== amber ==
// ftdi_bridge
module ftdi_bridge
#(
     parameter MODE             = "SYNC"
    ,parameter CLK_DIV          = 2
    ,parameter GP_OUTPUTS       = 32
    ,parameter GP_INPUTS        = 32
    ,parameter GPIO_ADDRESS     = 32'hf0000000
    ,parameter GP_IN_EVENT_MASK = 0
    ,parameter AXI_ID           = 0
)
(
     input           clk_i
    ,input           rst_i
    ,input           ftdi_rxf_i
    ,input           ftdi_txe_i
    ,input  [  7:0]  ftdi_data_in_i
    ,input           mem_awready_i
    ,input           mem_wready_i
    ,input           mem_bvalid_i
    ,input  [  1:0]  mem_bresp_i
    ,input  [  3:0]  mem_bid_i
    ,input           mem_arready_i
    ,input           mem_rvalid_i
    ,input  [ 31:0]  mem_rdata_i
    ,input  [  1:0]  mem_rresp_i
    ,input  [  3:0]  mem_rid_i
    ,input           mem_rlast_i
    ,input  [ 31:0]  gp_inputs_i
    ,output          ftdi_siwua_o
    ,output          ftdi_wrn_o
    ,output          ftdi_rdn_o
    ,output          ftdi_oen_o
    ,output [  7:0]  ftdi_data_out_o
    ,output          mem_awvalid_o
    ,output [ 31:0]  mem_awaddr_o
    ,output [  3:0]  mem_awid_o
    ,output [  7:0]  mem_awlen_o
    ,output [  1:0]  mem_awburst_o
    ,output          mem_wvalid_o
    ,output [ 31:0]  mem_wdata_o
    ,output [  3:0]  mem_wstrb_o
    ,output          mem_wlast_o
    ,output          mem_bready_o
    ,output          mem_arvalid_o
    ,output [ 31:0]  mem_araddr_o
    ,output [  3:0]  mem_arid_o
    ,output [  7:0]  mem_arlen_o
    ,output [  1:0]  mem_arburst_o
    ,output          mem_rready_o
    ,output [ 31:0]  gp_outputs_o
);
  ...
Size: roughly 3,700 cells after synthesis, roughly 1,200 flip-flops, about 51,000 um2 of cells after synthesis.
==> flow/config.mk <==
export PLATFORM = sky130hd
export DESIGN_NAME = ftdi_bridge
export DESIGN_NICKNAME = ftdi_bridge
export VERILOG_FILES = /design/flow/design.v
export SDC_FILE = /design/flow/constraint.sdc
export NUM_CORES = 4
export LEC_CHECK = 0
export CAP_MARGIN = 20
export CORE_MARGIN = 2
export CORE_UTILIZATION = 71
export CTS_CLUSTER_SIZE = 41
export PLACE_DENSITY = 0.35
export SETUP_SLACK_MARGIN = 3.21
export SLEW_MARGIN = 20
==> flow/constraint.sdc <==
create_clock -name core_clock -period 11.2 [get_ports {clk_i}]
set_input_delay 2.2400 -clock core_clock [delete_from_list [all_inputs] [get_ports {clk_i}]]
set_output_delay 2.2400 -clock core_clock [all_outputs]
set_load 0.01 [all_outputs]
run.sh (not shown) runs the stock make flow with config.mk's settings and CLKGATE_MAP_FILE=.
Input-level comparison between garnet and amber:
Settings: swapping 71 for 60 in CORE_UTILIZATION; clearing PLACE_DENSITY, which used to be 0.35; clearing SETUP_SLACK_MARGIN, which used to be 3.21; clearing CTS_CLUSTER_SIZE, which used to be 41; swapping 11.2 for 4.42 in the clock period (ns, I/O delays scaled along).
Of amber and garnet, the lower final non-filler cell area belongs to amber.
Going from amber to garnet, post-detailed-routing wire length went up about 0.6%; xor/xnor cell area share of the yosys netlist held.
Modified inputs, fjord compared to garnet
Settings: CTS_CLUSTER_DIAMETER: unset -> 100; PLACE_DENSITY: unset -> 0.35; CORE_UTILIZATION: 60 -> 72; the clock period (ns, I/O delays scaled along): 4.42 -> 7.25.
[summary]
[fjord] flow finished | final checks: failed | reasons: capacitance limit, slew limit. Multi-input combinational cell area, fjord vs garnet: up slightly. [fjord] met1 global-route usage rose 6.4 points relative to garnet. Final cell area: fjord below garnet. NOTE area of placed instances garnet->fjord decreased by a few percent. Compared with garnet, in fjord non-filler instance count after layout now sits lower; part of the power in combinational logic went down by 0.8 points; sequential fraction of total cell area went up by 1.7 points.
[inputs] juniper vs fjord
Settings: changing CORE_UTILIZATION from 72 to 68; removing PLACE_DENSITY (formerly 0.35); setting CTS_CLUSTER_SIZE to 57 for the first time; removing CTS_CLUSTER_DIAMETER (formerly 100); changing the clock period (ns, I/O delays scaled along) from 7.25 to 3.5.
data_q[0]$_DFFE_PP0P_ as the end point of the critical path was reported by juniper, and data_q[4]$_DFFE_PP0P_ by fjord. | juniper | all stages done | FAIL | setup timing |. Clock skew: higher on fjord. Re minimum setup slack after placement: juniper is 2.43 ns down on fjord. fjord -> juniper: area share of xor/xnor cells in the synthesized design delta 0, exact match.

Starting RTL as in the previous note.
==> flow/config.mk <==
export PLATFORM = sky130hd
export DESIGN_NAME = ftdi_bridge
export DESIGN_NICKNAME = ftdi_bridge
export VERILOG_FILES = /design/flow/design.v
export SDC_FILE = /design/flow/constraint.sdc
export NUM_CORES = 4
export LEC_CHECK = 0
export CAP_MARGIN = 10
export CELL_PAD_IN_SITES_DETAIL_PLACEMENT = 0
export CELL_PAD_IN_SITES_GLOBAL_PLACEMENT = 0
export CORE_MARGIN = 2
export CORE_UTILIZATION = 72
export CTS_CLUSTER_DIAMETER = 96
export CTS_CLUSTER_SIZE = 56
export MAX_ROUTING_LAYER = met5
export SETUP_SLACK_MARGIN = -0.16
export SLEW_MARGIN = 40
==> flow/constraint.sdc <==
create_clock -name core_clock -period 1.71 [get_ports {clk_i}]
set_input_delay 0.3420 -clock core_clock [delete_from_list [all_inputs] [get_ports {clk_i}]]
set_output_delay 0.3420 -clock core_clock [all_outputs]
set_load 0.01 [all_outputs]
The baseline did not get past 5_1_grt, error GRT-0116.
Then changed:
CAP_MARGIN = 5   (was 10)
CTS_CLUSTER_DIAMETER = 94   (was 96)
CTS_CLUSTER_SIZE = 95   (was 56)
PLACE_DENSITY_LB_ADDON = 0.18   (was not set)
SETUP_SLACK_MARGIN = 0.17   (was -0.16)
SLEW_MARGIN = 20   (was 40)
clock period = 1.83 ns   (was 1.71 ns; I/O delays follow)
The new run did not get past 5_1_grt.
Area after synthesis is unchanged.
Synthesized cell count does not change.
Die size is unchanged.
Then changed:
CELL_PAD_IN_SITES_GLOBAL_PLACEMENT = 1   (was 0)
CORE_UTILIZATION = 60   (was 72)
CTS_CLUSTER_DIAMETER = not set   (was 94)
PLACE_DENSITY_LB_ADDON = 0.08   (was 0.18)
SETUP_SLACK_MARGIN = not set   (was 0.17)
clock period = 3.02 ns   (was 1.83 ns; I/O delays follow)
Effect: The new run finished with negative setup slack left; synthesized cell count is unchanged; synthesized area stays the same; die area came out higher by 20%.
Then changed:
CORE_MARGIN = 5   (was 2)
CORE_UTILIZATION = 20   (was 60)
SETUP_SLACK_MARGIN = 1.31   (was not set)
clock period = 4.69 ns   (was 3.02 ns; I/O delays follow)
After rerunning: The new run finished with timing, DRC and antenna clean; cell count is higher by 34%; first-iteration DRC count fell by 52%; wire length grows by 27%; global-route usage falls by 27 points; core utilization decreases by 53 points.

Starting RTL as in the previous note.
export LEC_CHECK = 0
export CAP_MARGIN = 20
export CORE_MARGIN = 2
export CORE_UTILIZATION = 63
export SLEW_MARGIN = 20
create_clock -name core_clock -period 5.05 [get_ports {clk_i}]
The baseline completed without violations.
Then changed:
Settings changed: CORE_UTILIZATION 63 to 40.
Clock period 5.05 ns to 10.0 ns, I/O delays scaled along.
Via count falls by 5.3%.
Die area rises by 57%.
Total power falls by 50%.
Design area barely changes.
Clock-buffer cell count rises by 9.
First-iteration DRC count falls by 20%.
Utilization falls by 27 points.
Final cell count rises by 10%.
Then changed:
Clock period 10.0 ns to 5.43 ns, I/O delays scaled along.
Effect: Clock-buffer cell count goes down by 6; cell count rises by 0.61%; synthesized cell count does not change; die area is unchanged; global-route usage shrinks by 0.18 points; sequential power goes up by 86%; design area grows by 0.57%.
Then changed:
Settings changed: CORE_UTILIZATION 40 to 13.
Clock period 5.43 ns to 12.0 ns, I/O delays scaled along.
After rerunning: The changed run passed the timing, DRC and antenna checks; area after synthesis does not change; clock skew went up by 0.025 ns; final cell count went up by 60%; cell area went up by 6.0%; register-to-register slack gains 6.1 ns; global-route usage went down by 18 points; core utilization went down by 31 points; combinational power went down by 55%.

ftdi_bridge again, from the RTL that the note above started with.
Settings: LEC_CHECK=0, CAP_MARGIN=20, CORE_ASPECT_RATIO=0.52, CORE_MARGIN=7, CORE_UTILIZATION=40, SETUP_SLACK_MARGIN=-0.88, SLEW_MARGIN=0; clock period 10.0 ns.
Next try:
--- a/flow/config.mk
+++ b/flow/config.mk
@@ -9,5 +9,3 @@
-export CORE_ASPECT_RATIO = 0.52
-export CORE_MARGIN = 7
-export CORE_UTILIZATION = 40
-export SETUP_SLACK_MARGIN = -0.88
-export SLEW_MARGIN = 0
+export CORE_MARGIN = 2
+export CORE_UTILIZATION = 71
+export SLEW_MARGIN = 20
==> flow/constraint.sdc (replaced) <==
create_clock -name core_clock -period 5.43 [get_ports {clk_i}]
set_input_delay 1.0860 -clock core_clock [delete_from_list [all_inputs] [get_ports {clk_i}]]
set_output_delay 1.0860 -clock core_clock [all_outputs]
set_load 0.01 [all_outputs]
Area after synthesis stays the same.
Combinational power rises by well over a third.
Critical path depth does not change.
Next try:
--- a/flow/config.mk
+++ b/flow/config.mk
@@ -10 +10,4 @@
-export CORE_UTILIZATION = 71
+export CORE_UTILIZATION = 72
+export CTS_CLUSTER_DIAMETER = 99
+export PLACE_DENSITY = 0.67
+export SETUP_SLACK_MARGIN = -0.47
==> flow/constraint.sdc (replaced) <==
create_clock -name core_clock -period 6.28 [get_ports {clk_i}]
set_input_delay 1.2560 -clock core_clock [delete_from_list [all_inputs] [get_ports {clk_i}]]
set_output_delay 1.2560 -clock core_clock [all_outputs]
set_load 0.01 [all_outputs]
Area after synthesis does not change.
Sequential power went down by about 10%.
Worst setup slack improves by 690 ps.
Count of clock-buffer cells in the layout came out higher by 8.
Via count rose by 0.80%.
Power fell by about 13%.
Cell area is about the same.
Global-route usage came out higher by 0.40 points.
Utilization came out higher by 1.3 points.
Non-clock buffer count decreases by 46.
Next try:
--- a/flow/config.mk
+++ b/flow/config.mk
@@ -10,4 +10,2 @@
-export CORE_UTILIZATION = 72
-export CTS_CLUSTER_DIAMETER = 99
-export PLACE_DENSITY = 0.67
-export SETUP_SLACK_MARGIN = -0.47
+export CORE_UTILIZATION = 70
+export CTS_CLUSTER_SIZE = 32
==> flow/constraint.sdc (replaced) <==
create_clock -name core_clock -period 3.02 [get_ports {clk_i}]
set_input_delay 0.6040 -clock core_clock [delete_from_list [all_inputs] [get_ports {clk_i}]]
set_output_delay 0.6040 -clock core_clock [all_outputs]
set_load 0.01 [all_outputs]
Outcome: This time the run did not get past global routing (5_1_grt); synthesized area stays the same; synthesized cell count is unchanged; die size climbs by 2.8%.
Next try:
--- a/flow/config.mk
+++ b/flow/config.mk
@@ -8 +8,3 @@
-export CAP_MARGIN = 20
+export CAP_MARGIN = 5
+export CELL_PAD_IN_SITES_DETAIL_PLACEMENT = 0
+export CELL_PAD_IN_SITES_GLOBAL_PLACEMENT = 1
@@ -10,2 +12,4 @@
-export CORE_UTILIZATION = 70
-export CTS_CLUSTER_SIZE = 32
+export CORE_UTILIZATION = 64
+export CTS_CLUSTER_SIZE = 95
+export MAX_ROUTING_LAYER = met5
+export SETUP_SLACK_MARGIN = 0.88
What happened:
- This time the run finished but failed the layout checks on negative setup slack
- area after synthesis does not change
- synthesized cell count does not change
- die area came out higher by 9.2%
Next try:
--- a/flow/config.mk
+++ b/flow/config.mk
@@ -10 +10 @@
-export CELL_PAD_IN_SITES_GLOBAL_PLACEMENT = 1
+export CELL_PAD_IN_SITES_GLOBAL_PLACEMENT = 0
@@ -12 +12 @@
-export CORE_UTILIZATION = 64
+export CORE_UTILIZATION = 67
@@ -15 +15 @@
-export SETUP_SLACK_MARGIN = 0.88
+export SETUP_SLACK_MARGIN = 0.71
Effect:
- Now the flow did not get past global routing (5_1_grt) on ODB-0269
- die size drops by 4.4%
- synthesized cell count does not change
- area after synthesis stays the same

== v7 ==
ftdi_bridge again, from the RTL that the note above started with.
==> flow/design.v (excerpt) <==
module ftdi_bridge
#(
     parameter MODE             = "SYNC"
    ,parameter CLK_DIV          = 2
    ,parameter GP_OUTPUTS       = 32
    ,parameter GP_INPUTS        = 32
    ,parameter GPIO_ADDRESS     = 32'hf0000000
    ,parameter GP_IN_EVENT_MASK = 0
    ,parameter AXI_ID           = 0
)
(
     input           clk_i
    ,input           rst_i
    ,input           ftdi_rxf_i
    ,input           ftdi_txe_i
    ,input  [  7:0]  ftdi_data_in_i
    ,input           mem_awready_i
    ,input           mem_wready_i
    ,input           mem_bvalid_i
    ,input  [  1:0]  mem_bresp_i
    ,input  [  3:0]  mem_bid_i
    ,input           mem_arready_i
    ,input           mem_rvalid_i
    ,input  [ 31:0]  mem_rdata_i
    ,input  [  1:0]  mem_rresp_i
    ,input  [  3:0]  mem_rid_i
    ,input           mem_rlast_i
    ,input  [ 31:0]  gp_inputs_i
    ,output          ftdi_siwua_o
    ,output          ftdi_wrn_o
    ,output          ftdi_rdn_o
    ,output          ftdi_oen_o
    ,output [  7:0]  ftdi_data_out_o
    ,output          mem_awvalid_o
    ,output [ 31:0]  mem_awaddr_o
    ,output [  3:0]  mem_awid_o
    ,output [  7:0]  mem_awlen_o
    ,output [  1:0]  mem_awburst_o
    ,output          mem_wvalid_o
    ,output [ 31:0]  mem_wdata_o
    ,output [  3:0]  mem_wstrb_o
    ,output          mem_wlast_o
    ,output          mem_bready_o
    ,output          mem_arvalid_o
    ,output [ 31:0]  mem_araddr_o
    ,output [  3:0]  mem_arid_o
    ,output [  7:0]  mem_arlen_o
    ,output [  1:0]  mem_arburst_o
    ,output          mem_rready_o
    ,output [ 31:0]  gp_outputs_o
);
export LEC_CHECK = 0
export ABC_AREA = 1
export CAP_MARGIN = 20
export CORE_ASPECT_RATIO = 1.15
export CORE_MARGIN = 7
export CORE_UTILIZATION = 26
export CTS_CLUSTER_DIAMETER = 244
export HOLD_SLACK_MARGIN = 0.13
export MAX_ROUTING_LAYER = met5
export MIN_ROUTING_LAYER = met1
export PLACE_DENSITY_LB_ADDON = 0.1
export SETUP_SLACK_MARGIN = 0.84
export SLEW_MARGIN = 30
export TNS_END_PERCENT = 35
create_clock -name core_clock -period 10.0 [get_ports {clk_i}]
Here is what was changed in the inputs of v14 compared with v7.
Settings: CTS_CLUSTER_DIAMETER now 337, was 244; GPL_TIMING_DRIVEN now 1, previously not set; GPL_ROUTABILITY_DRIVEN now 1, previously not set; SETUP_SLACK_MARGIN now 2.38, was 0.84; SLEW_MARGIN now 20, was 30; HOLD_SLACK_MARGIN no longer set, was 0.13; ABC_AREA now 0, was 1; CELL_PAD_IN_SITES_GLOBAL_PLACEMENT now 2, previously not set; MAX_ROUTING_LAYER now met4, was met5; CORE_ASPECT_RATIO no longer set, was 1.15; PLACE_DENSITY_LB_ADDON now 0.27, was 0.1; MIN_ROUTING_LAYER now met2, was met1; CORE_UTILIZATION now 40, was 26; TNS_END_PERCENT no longer set, was 35; CORE_MARGIN now 8, was 7; CTS_CLUSTER_SIZE now 20, previously not set.
[summary]
v14 finished all stages; the layout is clean. Slack of the critical path for v14: 0.84 ns down relative to v7. v7 ended up with input port to flop as its path type of the worst setup path; v14 ended up with flop to flop. v7 → v14: layout-stage area growth over the synthesis result fell by 5.1 points, total core area fell by 38%, die size fell by about 37%, number of diodes rose by 13.
What v16 does differently from v14 at the input level:
Settings: clearing GPL_TIMING_DRIVEN, which used to be 1; clearing GPL_ROUTABILITY_DRIVEN, which used to be 1; putting PLACE_DENSITY at 0.35 where nothing was set; clearing CTS_CLUSTER_DIAMETER, which used to be 337; clearing ABC_AREA, which used to be 0; clearing CELL_PAD_IN_SITES_GLOBAL_PLACEMENT, which used to be 2; swapping 40 for 72 in CORE_UTILIZATION; clearing CTS_CLUSTER_SIZE, which used to be 20; swapping 2.38 for 2.08 in SETUP_SLACK_MARGIN; clearing MAX_ROUTING_LAYER, which used to be met4; clearing MIN_ROUTING_LAYER, which used to be met2; swapping 8 for 2 in CORE_MARGIN; clearing PLACE_DENSITY_LB_ADDON, which used to be 0.27; swapping 10.0 for 7.25 in the clock period (ns, I/O delays scaled along).
| final period demand of the worst path | v16 vs v14 | 0.45 ns lower |
Sequential share of layout area (higher): v14
Switching power went up by more than a quarter going from v14 to v16.
The estimated power of v16 ends up higher than the estimate for v14.
STATUS first-pass GRT wire length: v16 wins against v14
Final-layout fill cell count shrinks by more than half when moving from v14 to v16.
#### Input delta (v5 over v16)
Settings: a deleted PLACE_DENSITY that had been 0.35; an added CTS_CLUSTER_SIZE of 57; a change of CORE_UTILIZATION from 72 to 70; a change of SETUP_SLACK_MARGIN from 2.08 to -0.23; a change of the clock period (ns, I/O delays scaled along) from 7.25 to 3.02.
To summarise v5: no stage aborted, but the layout did not pass its checks, failing on negative setup slack.
On cell depth of the worst flop-to-flop path: between v16 and v5, it ends up higher for v5.
v5 vs v16: routed length on met2 up by more than 10%
Going from v16 to v5, highest achievable clock rate rose 67 MHz; worst slew slack as a fraction of its limit rose 8.4 points; portion of total power attributed to the clock network fell 2.8 points.
Looking at largest power group, the sequential cells result is from v16; the combinational cells one comes from v5.
Total power draw: v5 higher than v16
Path length in cells of the critical path, v16 and v5, higher one = v5.
Power and IR drop assume default switching activity.
